==> flow/design.v <==
/*verilator lint_off UNUSEDSIGNAL*/
/*verilator lint_off MULTITOP*/
/*verilator lint_off WIDTH*//*verilator lint_off LATCH*/
module fadd_sub(
  input logic        clk_i,
  input logic [31:0] operand_a,
  input logic [31:0] operand_b,
  output logic[31:0] result_o
);
  logic [7:0]  a_exponent, b_exponent;             
  logic [7:0]  result_exponent;
  logic [23:0] a_mantissa, b_mantissa;             
  logic [24:0] result_mantissa;
  logic        a_sign, b_sign, result_sign;        
  logic [23:0] tmp_mantissa;
  logic [7:0]  in_e, out_e;
  logic [24:0] in_m, out_m;
  logic [7:0]  diff;
always_ff@(posedge(clk_i))
begin
  a_sign <= operand_a[31];
  b_sign <= operand_b[31];
  if(operand_a[30:23]==0)
    begin
      a_exponent <= (operand_a[22:0] != 0)? 8'b00000001 : 8'b00000000;
      a_mantissa <= {1'b0,operand_a[22:0]};
    end
  else
    begin
      a_exponent <= operand_a[30:23];
      a_mantissa <= {1'b1,operand_a[22:0]};
    end
  if(operand_b[30:23]==0)
    begin
      b_exponent <= (operand_b[22:0] != 0)? 8'b00000001 : 8'b00000000;
      b_mantissa <= {1'b0,operand_b[22:0]};
    end
  else
    begin
      b_exponent <= operand_b[30:23];
      b_mantissa <= {1'b1,operand_b[22:0]};
    end
end
always_comb
begin
  diff         = 8'd0;
  tmp_mantissa = 24'd0;
  if(a_exponent == b_exponent)
    begin
      result_exponent = a_exponent;
      if(a_sign == b_sign)                                                     
        begin
          result_sign           = a_sign;
          result_mantissa       = a_mantissa + b_mantissa;
        end
      else                                                                    
        begin
          if(a_mantissa > b_mantissa)
            begin
              result_sign     = a_sign;
              result_mantissa = a_mantissa - b_mantissa;
            end
          else
            begin
              result_sign     = b_sign;
              result_mantissa = b_mantissa - a_mantissa;
            end
        end
    end
  else                                                                               
    begin
      if(a_exponent > b_exponent)
        begin
          result_sign     = a_sign;
          result_exponent = a_exponent;
          diff            = a_exponent - b_exponent;
          tmp_mantissa    = b_mantissa >> diff;
          if(a_sign == b_sign)
            result_mantissa = a_mantissa + tmp_mantissa;
          else
            result_mantissa = a_mantissa - tmp_mantissa;
        end
      else
        begin
          result_sign      = b_sign;
          result_exponent  = b_exponent;
          diff             = b_exponent - a_exponent;
          tmp_mantissa     = a_mantissa >> diff;
          if(a_sign == b_sign)
            result_mantissa  = b_mantissa + tmp_mantissa;
          else
            result_mantissa  = b_mantissa - tmp_mantissa;
        end
    end
  if(result_mantissa[24]==1)
    begin
      result_exponent = result_exponent + 8'd1;
      result_mantissa = result_mantissa >> 1;
    end
  result_o = {result_sign, result_exponent, result_mantissa[22:0]};
end
endmodule
==> flow/config.mk <==
export PLATFORM = sky130hd
export DESIGN_NAME = fadd_sub
export DESIGN_NICKNAME = fadd_sub
export VERILOG_FILES = /design/flow/design.v
export SDC_FILE = /design/flow/constraint.sdc
export NUM_CORES = 4
export LEC_CHECK = 0
export ABC_AREA = 1
export CAP_MARGIN = 0
export CELL_PAD_IN_SITES_GLOBAL_PLACEMENT = 3
export CORE_ASPECT_RATIO = 0.51
export CORE_MARGIN = 2
export CORE_UTILIZATION = 47
export CTS_CLUSTER_SIZE = 62
export GPL_ROUTABILITY_DRIVEN = 0
export GPL_TIMING_DRIVEN = 0
export MAX_ROUTING_LAYER = met5
export MIN_ROUTING_LAYER = met1
export PLACE_DENSITY = 0.73
export SETUP_SLACK_MARGIN = 2.38
export SLEW_MARGIN = 35
export TNS_END_PERCENT = 95
==> flow/constraint.sdc <==
create_clock -name core_clock -period 14.7 [get_ports {clk_i}]
set_input_delay 2.9400 -clock core_clock [delete_from_list [all_inputs] [get_ports {clk_i}]]
set_output_delay 2.9400 -clock core_clock [all_outputs]
set_load 0.01 [all_outputs]
run.sh (not shown) runs the stock make flow with config.mk's settings and CLKGATE_MAP_FILE=.
The baseline failed in global placement without I/O with GPL-0301.
Next try:
Settings changed: ABC_AREA 1 to not set, CAP_MARGIN 0 to 15, CELL_PAD_IN_SITES_GLOBAL_PLACEMENT 3 to not set, CORE_ASPECT_RATIO 0.51 to not set, CORE_UTILIZATION 47 to 58, GPL_ROUTABILITY_DRIVEN 0 to not set, GPL_TIMING_DRIVEN 0 to not set, MIN_ROUTING_LAYER met1 to not set, PLACE_DENSITY 0.73 to not set, SETUP_SLACK_MARGIN 2.38 to not set.
Clock period 14.7 ns to 8.98 ns, I/O delays scaled along.
After rerunning: The new run finished but fails on negative setup slack. Die area shrinks by about 24%. Synthesized area shrinks by about 7%. Synthesized cell count shrinks by about 28%.
